==> flow/design.v (excerpt) <==
module pwmblink(
    input  logic clk,
    input  logic rst,
    output logic RGB_R,
    output logic RGB_B,
    output logic RGB_G
);
Size in the first run: about 2,300 cells after synthesis, about 49 flip-flops, ~5 I/O pins, about 18,000 µm² of cells after synthesis.
==> flow/config.mk <==
export PLATFORM = sky130hd
export DESIGN_NAME = pwmblink
export DESIGN_NICKNAME = pwmblink
export VERILOG_FILES = /design/flow/design.v
export SDC_FILE = /design/flow/constraint.sdc
export NUM_CORES = 4
export LEC_CHECK = 0
export CAP_MARGIN = 20
export CELL_PAD_IN_SITES_DETAIL_PLACEMENT = 0
export CORE_ASPECT_RATIO = 0.5
export CORE_MARGIN = 2
export CORE_UTILIZATION = 25
export GPL_TIMING_DRIVEN = 0
export MIN_ROUTING_LAYER = met1
export SETUP_SLACK_MARGIN = -0.32
export SLEW_MARGIN = 40
export TNS_END_PERCENT = 5
==> flow/constraint.sdc <==
create_clock -name core_clock -period 34.5 [get_ports {clk}]
set_input_delay 6.9000 -clock core_clock [delete_from_list [all_inputs] [get_ports {clk}]]
set_output_delay 6.9000 -clock core_clock [all_outputs]
set_load 0.01 [all_outputs]
run.sh (not shown) runs the stock make flow with config.mk's settings and CLKGATE_MAP_FILE=.
Then changed:
Settings changed: CELL_PAD_IN_SITES_DETAIL_PLACEMENT 0 to unset, CORE_ASPECT_RATIO 0.5 to unset, CORE_UTILIZATION 25 to 40, GPL_TIMING_DRIVEN 0 to unset, MIN_ROUTING_LAYER met1 to unset, SETUP_SLACK_MARGIN -0.32 to unset, SLEW_MARGIN 40 to 20, TNS_END_PERCENT 5 to unset.
Clock period 34.5 ns to 30.2 ns, I/O delays scaled along.
Effect:
- sequential share of layout area rises by 0.16 points
- setup slack is worse by 2.1 ns
- flip-flop count is unchanged
- power is higher by 13%
- core utilization grows by 15 points
- via count is higher by 0.76%
- final cell count drops by 13%
- wire length increases by 1.2%
- die size goes down by 37%

== v31 ==
Starting RTL as in the previous note.
export LEC_CHECK = 0
export CAP_MARGIN = 5
export CORE_MARGIN = 2
export CORE_UTILIZATION = 67
export CTS_CLUSTER_DIAMETER = 351
export CTS_CLUSTER_SIZE = 70
export SETUP_SLACK_MARGIN = -0.54
export SLEW_MARGIN = 20
create_clock -name core_clock -period 15.1 [get_ports {clk}]
What the final checks of v31 revealed, after a flow that finished every stage, was a layout that fails on setup timing.
Changes in v5 relative to v31:
- CORE_UTILIZATION now 68, was 67
- CTS_CLUSTER_SIZE no longer set, was 70
- SETUP_SLACK_MARGIN no longer set, was -0.54
- CTS_CLUSTER_DIAMETER no longer set, was 351
- CAP_MARGIN now 20, was 5
- the clock period (ns, I/O delays scaled along) now 16.2, was 15.1
Results
Having completed the whole flow, v5 delivered a layout that passed the timing, design-rule and antenna checks. Compared to v31, v5 has power 22% lower. Summary: with v31 as the reference, critical path depth in v5 moved up by a few percent. v5 reports a lower area growth from synthesis to layout than v31 does. v5 against v31: horizontal extent of the die down 0.72%, internal power component went down by 27%, utilization lower.
The inputs of v40 differ from those of v5 as listed below.
- CTS_CLUSTER_DIAMETER: unset -> 98
- CORE_UTILIZATION: 68 -> 40
- MIN_ROUTING_LAYER: unset -> met2
- the clock period (ns, I/O delays scaled along): 16.2 -> 40.0
## What came out
v5 → v40: met2 demand-to-capacity share in global routing down 22 points; count of buffers not belonging to the clock network in the layout fell about 80%; wire length picked up an extra 2.6 mm; final instance area fell by about 8%.
Worst hold slack essentially unchanged between v5 and v40.
Between v40 and v5, it is v40 whose setup fix buffers added after clock tree synthesis is lower, by 3.
Going from v5 to v40, the worst slack at placement was found to have gone up by 16.58 ns.

== run 1 ==
pwmblink again, from the RTL that the note above started with.
clock: 15.3 ns
lec_check: 0
cap_margin: 20
cell_pad_in_sites_detail_placement: 0
core_aspect_ratio: 0.85
core_margin: 2
core_utilization: 72
cts_cluster_diameter: 364
cts_cluster_size: 32
gpl_timing_driven: 1
min_routing_layer: met1
setup_slack_margin: -0.12
slew_margin: 20
Seen in the log of run 1: GRT-0232 during global routing (5_1_grt), after which the run never completed.
Changes in run 2 relative to run 1:
- swapping -0.12 for 4.48 in SETUP_SLACK_MARGIN
- clearing CTS_CLUSTER_SIZE, which used to be 32
- swapping 72 for 69 in CORE_UTILIZATION
- clearing CTS_CLUSTER_DIAMETER, which used to be 364
- swapping 15.3 for 17.6 in the clock period (ns, I/O delays scaled along)
Results
Per the final summary, run 2 finished and its layout is clean on timing, DRC and antenna. Run 1 never completed; the flow aborted with a tool error in global routing (5_1_grt). The higher die height came out of run 2. Relative to run 1, total core area has gone up in run 2. [compare] base=run 1 new=run 2: final weighted congestion in routability-driven placement now smaller, chip area now larger, synthesis area per yosys comparable, buffer count from post-CTS setup fixing now larger, detailed-placement wirelength estimate now smaller. In run 2 the instance area after placement turned out 0.0025 sq mm lower than in run 1. Horizontal die size, run 1 and run 2: lower on run 1.
Inputs modified between run 2 and run 3:
- a deleted CELL_PAD_IN_SITES_DETAIL_PLACEMENT that had been 0
- a deleted MIN_ROUTING_LAYER that had been met1
- a change of CORE_UTILIZATION from 69 to 40
- a deleted CORE_ASPECT_RATIO that had been 0.85
- a deleted SETUP_SLACK_MARGIN that had been 4.48
- a deleted GPL_TIMING_DRIVEN that had been 1
- a change of the clock period (ns, I/O delays scaled along) from 17.6 to 24.2
Findings:
Run 3 vs run 2, setup slack of the most critical reg-to-reg path went up by 6.72 ns. Looking only at clock buffer instance count of the final layout, and setting everything else aside, the higher value of run 2 and run 3 goes to run 3. Smallest setup slack after layout | run 3 above run 2. Run 3: via count about 12% below run 2. Run 3 | stages: all done | timing, DRC, antenna: all pass. Reported for run 2 and run 3, synthesized netlist cell count turned out identical to the last digit. In the flow results for run 2 and run 3, the sequential share of layout area is larger on run 3.

Starting RTL as in the previous note.
==> flow/config.mk <==
export PLATFORM = sky130hd
export DESIGN_NAME = pwmblink
export DESIGN_NICKNAME = pwmblink
export VERILOG_FILES = /design/flow/design.v
export SDC_FILE = /design/flow/constraint.sdc
export NUM_CORES = 4
export LEC_CHECK = 0
export CAP_MARGIN = 20
export CELL_PAD_IN_SITES_DETAIL_PLACEMENT = 0
export CORE_ASPECT_RATIO = 0.85
export CORE_MARGIN = 2
export CORE_UTILIZATION = 72
export CTS_CLUSTER_SIZE = 21
export GPL_TIMING_DRIVEN = 1
export MIN_ROUTING_LAYER = met1
export SETUP_SLACK_MARGIN = 4.48
export SLEW_MARGIN = 20
==> flow/constraint.sdc <==
create_clock -name core_clock -period 23.4 [get_ports {clk}]
set_input_delay 4.6800 -clock core_clock [delete_from_list [all_inputs] [get_ports {clk}]]
set_output_delay 4.6800 -clock core_clock [all_outputs]
set_load 0.01 [all_outputs]
==> next run, changes <==
CELL_PAD_IN_SITES_DETAIL_PLACEMENT = default   (was 0)
CORE_ASPECT_RATIO = default   (was 0.85)
CORE_UTILIZATION = 68   (was 72)
CTS_CLUSTER_SIZE = default   (was 21)
GPL_TIMING_DRIVEN = default   (was 1)
MIN_ROUTING_LAYER = default   (was met1)
SETUP_SLACK_MARGIN = default   (was 4.48)
clock period = 24.2 ns   (was 23.4 ns; I/O delays follow)
What happened: Area after synthesis stays the same. Non-clock buffer count decreases by 51. Final area drops by a few percent. Setup slack loses 1700 ps. First-iteration DRC count fell by a quarter to a third. Count of clock-buffer cells in the layout grows by 1. Hold slack gets worse by 6.4 ps. Final cell count shrinks slightly. Total power fell by a few percent.

== run A ==
Starting RTL as in the previous note.
## pwmblink
module pwmblink(
    input  logic clk,
    input  logic rst,
    output logic RGB_R,
    output logic RGB_B,
    output logic RGB_G
);
clock: 21.0 ns
lec_check: 0
abc_area: 0
cap_margin: 20
cell_pad_in_sites_detail_placement: 2
cell_pad_in_sites_global_placement: 1
core_aspect_ratio: 0.85
core_margin: 2
core_utilization: 28
gpl_timing_driven: 0
max_routing_layer: met4
min_routing_layer: met1
setup_slack_margin: -1.02
slew_margin: 40
[run A] flow finished | final checks: failed | reasons: setup timing
> inputs changed (run A -> run B)
--- a/flow/config.mk
+++ b/flow/config.mk
@@ -6,6 +6,6 @@
 export NUM_CORES = 4
 export LEC_CHECK = 0
-export ABC_AREA = 0
-export CAP_MARGIN = 20
+export ABC_AREA = 1
+export CAP_MARGIN = 25
 export CELL_PAD_IN_SITES_DETAIL_PLACEMENT = 2
 export CELL_PAD_IN_SITES_GLOBAL_PLACEMENT = 1
@@ -13,7 +13,8 @@
 export CORE_MARGIN = 2
 export CORE_UTILIZATION = 28
+export CTS_CLUSTER_DIAMETER = 87
+export GPL_ROUTABILITY_DRIVEN = 0
 export GPL_TIMING_DRIVEN = 0
 export MAX_ROUTING_LAYER = met4
-export MIN_ROUTING_LAYER = met1
-export SETUP_SLACK_MARGIN = -1.02
+export MIN_ROUTING_LAYER = met2
 export SLEW_MARGIN = 40
==> flow/constraint.sdc <==
create_clock -name core_clock -period 21.5 [get_ports {clk}]
set_input_delay 4.3000 -clock core_clock [delete_from_list [all_inputs] [get_ports {clk}]]
set_output_delay 4.3000 -clock core_clock [all_outputs]
set_load 0.01 [all_outputs]
### Flow results
- Run B ran to completion and came out clean on the timing, design-rule and antenna checks.
- Run B ended with more total number of vias than run A.
- Run B vs run A, gate count of the mapped netlist went up by 15%.
- Sequential power ends up higher on run A.
- Between run B and run A, the cell area after technology mapping does not differ in any meaningful way.
- Delay contributed by the slowest stage of the critical path in run B vs run A: up 0.12 ns
- The sequential share of layout area on run B is in line with that on run A.
- Run A ended up with sky130_fd_sc_hd__or4_1 as its master of the slowest instance on the critical path; run B ended up with sky130_fd_sc_hd__dfxtp_1.
diff inputs: run B => run C
==> flow/config.mk <==
export PLATFORM = sky130hd
export DESIGN_NAME = pwmblink
export DESIGN_NICKNAME = pwmblink
export VERILOG_FILES = /design/flow/design.v
export SDC_FILE = /design/flow/constraint.sdc
export NUM_CORES = 4
export LEC_CHECK = 0
export CAP_MARGIN = 20
export CORE_MARGIN = 2
export CORE_UTILIZATION = 66
export SLEW_MARGIN = 20
==> flow/constraint.sdc <==
create_clock -name core_clock -period 28.9 [get_ports {clk}]
set_input_delay 5.7800 -clock core_clock [delete_from_list [all_inputs] [get_ports {clk}]]
set_output_delay 5.7800 -clock core_clock [all_outputs]
set_load 0.01 [all_outputs]
## What came out
Against run B, sum of internal, switching and leakage power in run C fell by more than a quarter. Comparing run B and run C, number of distinct library cells after synthesis is lower on run B. Note that the multi-input gate count recorded for run B amounts to 1.10 times the value seen in run C. Highest fanout seen on the critical path (higher): run C. Routing usage on met2 ends up lower on run B. Per the comparison of run C with run B, fraction of power consumed by combinational cells now sits at about the same level; synthesized area now sits at about the same level; non-clock buffer count now sits lower. Total number of cells along the worst setup path | run C below run B.
> inputs changed (run C -> run D)
--- a/flow/config.mk
+++ b/flow/config.mk
@@ -6,6 +6,7 @@
 export NUM_CORES = 4
 export LEC_CHECK = 0
+export ABC_AREA = 1
 export CAP_MARGIN = 20
 export CORE_MARGIN = 2
-export CORE_UTILIZATION = 66
+export CORE_UTILIZATION = 64
 export SLEW_MARGIN = 20
==> flow/constraint.sdc <==
create_clock -name core_clock -period 34.8 [get_ports {clk}]
set_input_delay 6.9600 -clock core_clock [delete_from_list [all_inputs] [get_ports {clk}]]
set_output_delay 6.9600 -clock core_clock [all_outputs]
set_load 0.01 [all_outputs]
==> results <==
NOTE peak supply drop run C->run D decreased by more than a quarter
The number of post-CTS setup repair buffers was comparable across run C and run D.
Note that the post-layout total power recorded for run C amounts to 1.2 times the value seen in run D.
Min fraction of area in multi-input gates across run C and run D: run D
Run D gives more filler cell count in the final layout than run C did.
Between run C and run D, the routed wire length does not differ in any meaningful way.
Going from run C to run D, length of routed wiring on met1 grew by a few percent.
Relative to run D, the following input files were edited for run E:
--- a/flow/config.mk
+++ b/flow/config.mk
@@ -9,4 +9,7 @@
 export CAP_MARGIN = 20
 export CORE_MARGIN = 2
-export CORE_UTILIZATION = 64
+export CORE_UTILIZATION = 72
+export CTS_CLUSTER_DIAMETER = 382
+export CTS_CLUSTER_SIZE = 97
+export PLACE_DENSITY = 0.38
 export SLEW_MARGIN = 20
==> flow/constraint.sdc <==
create_clock -name core_clock -period 13.5 [get_ports {clk}]
set_input_delay 2.7000 -clock core_clock [delete_from_list [all_inputs] [get_ports {clk}]]
set_output_delay 2.7000 -clock core_clock [all_outputs]
set_load 0.01 [all_outputs]
Of run D and run E, only run E fails to finish with a clean layout. Run E completed end to end; final checks failed (setup timing). The die extent in x of run E falls short of that of run D by 5.6%. Re tap cell count: run D and run E aren't equal, and the lower value belongs to run E. Run E against run D: cell area moved up; final cycle utilization of the critical path climbed 47 points. Measured against each other, run D and run E differ in power, the higher figure coming from run E. Smallest hold slack on run E is up relative to run D. Relative area change from synthesis to final layout delta for run E relative to run D: 17 points higher.
For run F, these inputs were changed with respect to run E:
--- a/flow/config.mk
+++ b/flow/config.mk
@@ -7,9 +7,9 @@
 export LEC_CHECK = 0
 export ABC_AREA = 1
-export CAP_MARGIN = 20
+export CAP_MARGIN = 0
 export CORE_MARGIN = 2
 export CORE_UTILIZATION = 72
-export CTS_CLUSTER_DIAMETER = 382
-export CTS_CLUSTER_SIZE = 97
-export PLACE_DENSITY = 0.38
+export CTS_CLUSTER_SIZE = 10
+export PLACE_DENSITY = 0.42
 export SLEW_MARGIN = 20
+export TNS_END_PERCENT = 5
==> flow/constraint.sdc <==
create_clock -name core_clock -period 27.2 [get_ports {clk}]
set_input_delay 5.4400 -clock core_clock [delete_from_list [all_inputs] [get_ports {clk}]]
set_output_delay 5.4400 -clock core_clock [all_outputs]
set_load 0.01 [all_outputs]
--- outcome ---
In summary, run F completed successfully, with a layout that passed the timing, design-rule and antenna checks.
Delta(number of cells on the critical path, run F - run E) < 0
A library cell contributing the largest single delay on the critical path of sky130_fd_sc_hd__fa_1 is what run E shows, while sky130_fd_sc_hd__dfxtp_1 belongs to run F.
The number of instances in the placed design reported for run F is smaller than that of run E by about 7%.
Netlist area before placement came out exactly the same in run E and run F.
Power figures rest on the tool's default switching activity, not on a simulated workload.
